Setup of old:
// cpu
module cpu(
	input clk,
	input reset,
	input logic [15:0] i_mem_rddata,
	input logic i_mem_wait,  
	input logic i_mem_rddatavalid,  
	output logic [15:0] o_mem_wrdata,
	output logic [15:0] o_mem_addr,
	output logic o_mem_rd,
	output logic o_mem_wr
);
	logic PC_write;
	logic Addr_sel;
	logic mem_rd;
	logic mem_wr;
	logic MDR_load;
	logic IR_load;
	logic OpA_sel;
	logic OpAB_load;
	logic [1:0] ALU_1_sel;
	logic [1:0] ALU_2_sel;
	logic [1:0] ALUop_sel;
	logic ALU_out;
	logic RF_write;
	logic Reg_in;
	logic Flag_write;
	logic RF_write_call;
	logic mov_hi;
	logic N, Z, imm;
	logic [3:0] instr;
	datapath data(
		.rst(reset),
		.clk(clk), 
		.i_mem_rddata(i_mem_rddata),
		.i_PC_write(PC_write),
		.i_Addr_sel(Addr_sel),
		.i_mem_wr(mem_wr),
		.i_MDR_load(MDR_load),
		.i_IR_load(IR_load),
		.i_OpA_sel(OpA_sel),
		.i_OpAB_load(OpAB_load),
		.i_ALU_1_sel(ALU_1_sel),
		.i_ALU_2_sel(ALU_2_sel),
		.i_ALUop_sel(ALUop_sel),
		.i_ALU_out(ALU_out),
		.i_RF_write(RF_write),
		.i_Reg_in(Reg_in),
		.i_Flag_write(Flag_write),
		.i_RF_write_call(RF_write_call),
		.i_mov_hi(mov_hi),
		.o_N(N),
		.o_Z(Z),
		.o_instr(instr),
		.o_mem_wrdata(o_mem_wrdata),
		.o_mem_addr(o_mem_addr),
  ...
Size: roughly 1600 cells after synthesis, roughly 240 flip-flops, ~54 I/O pins, about 13000 um2 of cells after synthesis.
Settings: LEC_CHECK=0, ABC_AREA=1, CAP_MARGIN=20, CORE_MARGIN=2, CORE_UTILIZATION=72, CTS_CLUSTER_DIAMETER=359, CTS_CLUSTER_SIZE=14, SETUP_SLACK_MARGIN=0.45, SLEW_MARGIN=20; clock period 3.91 ns.
run.sh (not shown) runs the stock make flow with config.mk's settings and CLKGATE_MAP_FILE=.
Every stage of old finished as expected; the final checks, on the other hand, flagged negative setup slack, which means the layout fails.
### old -> new
- a change of CORE_UTILIZATION from 72 to 52
- a deleted CTS_CLUSTER_DIAMETER that had been 359
- a deleted CTS_CLUSTER_SIZE that had been 14
- a deleted SETUP_SLACK_MARGIN that had been 0.45
- a change of the clock period (ns, I/O delays scaled along) from 3.91 to 2.63
## What came out
- new has first-pass iteration count of the detailed router below what old had.
- Ran to the end and failed final checks on negative setup slack: new.
- new against old: initial standard-cell utilization of the core went down 20 points; core utilization went down 16 points; first-iteration DRC count went down 40%.
- Sort new and old by proportion of cell area occupied by registers, ascending, and new comes first.
- Count of cells along the worst register-to-register path in new is 3 higher than in old
- Against old, cell area in new rose by more than 10%.
- Compared with old, new has less setup slack.

---

## v1
cpu again, from the RTL that the note above started with.
export LEC_CHECK = 0
export ABC_AREA = 1
export CAP_MARGIN = 20
export CORE_MARGIN = 2
export CORE_UTILIZATION = 40
export CTS_CLUSTER_DIAMETER = 354
export HOLD_SLACK_MARGIN = -0.08
export SLEW_MARGIN = 20
create_clock -name core_clock -period 4.8 [get_ports {clk}]
Edits applied to the flow inputs when going from v1 to v28:
==> flow/config.mk <==
export PLATFORM = sky130hd
export DESIGN_NAME = cpu
export DESIGN_NICKNAME = cpu
export VERILOG_FILES = /design/flow/design.v
export SDC_FILE = /design/flow/constraint.sdc
export NUM_CORES = 4
export LEC_CHECK = 0
export CAP_MARGIN = 20
export CORE_MARGIN = 2
export CORE_UTILIZATION = 40
export CTS_CLUSTER_SIZE = 56
export MAX_ROUTING_LAYER = met4
export SLEW_MARGIN = 20
Results
- v28 vs. v1: maximum number of pins on one net before global-route repair decreased 37, compound-cell area share of the yosys netlist increased 2.1 points, non-filler instance count after layout decreased 104, post-placement cell area increased 660 um2.
- v28 vs v1: path length in cells of the critical path down in v28
For v30, these inputs were changed with respect to v28:
==> flow/config.mk <==
export PLATFORM = sky130hd
export DESIGN_NAME = cpu
export DESIGN_NICKNAME = cpu
export VERILOG_FILES = /design/flow/design.v
export SDC_FILE = /design/flow/constraint.sdc
export NUM_CORES = 4
export LEC_CHECK = 0
export ABC_AREA = 1
export CAP_MARGIN = 25
export CELL_PAD_IN_SITES_GLOBAL_PLACEMENT = 1
export CORE_MARGIN = 2
export CORE_UTILIZATION = 71
export CTS_CLUSTER_DIAMETER = 118
export CTS_CLUSTER_SIZE = 29
export GPL_TIMING_DRIVEN = 0
export HOLD_SLACK_MARGIN = 0.17
export MAX_ROUTING_LAYER = met5
export PLACE_DENSITY_LB_ADDON = 0.29
export SLEW_MARGIN = 20
--- outcome ---
Of v28 and v30, only v28 finishes the flow clean.
Taking v28 as 1.0, v30 lands at 0.56 on die size.
Compared to v28, v30 has post-synthesis mux area share 8.5 points lower.
Compared with v28, average size of a mapped cell in v30 decreased by more than 10%.
Summary of v30 over v28: register area share after synthesis +1.1 points, count of unique library cells instantiated by Yosys went down by 17.
The following lists how v54 was set up differently from v30:
==> flow/config.mk <==
export PLATFORM = sky130hd
export DESIGN_NAME = cpu
export DESIGN_NICKNAME = cpu
export VERILOG_FILES = /design/flow/design.v
export SDC_FILE = /design/flow/constraint.sdc
export NUM_CORES = 4
export LEC_CHECK = 0
export ABC_AREA = 1
export CAP_MARGIN = 20
export CORE_MARGIN = 2
export CORE_UTILIZATION = 72
export SLEW_MARGIN = 20
==> flow/constraint.sdc <==
create_clock -name core_clock -period 4.19 [get_ports {clk}]
set_input_delay 0.8380 -clock core_clock [delete_from_list [all_inputs] [get_ports {clk}]]
set_output_delay 0.8380 -clock core_clock [all_outputs]
set_load 0.01 [all_outputs]
Findings:
- [v54] die extent in y fell 0.68% relative to v30
- Nothing crashed in v54 and all stages finished; the problem is that the final layout failed, the offending checks being negative setup slack.
- Compared with v30, in v54 die outline area fell by 260 um2; core footprint lost 0.68%.
- As far as number of enable-type register cells in the synthesized netlist goes, v30 and v54 are indistinguishable; the numbers are identical.
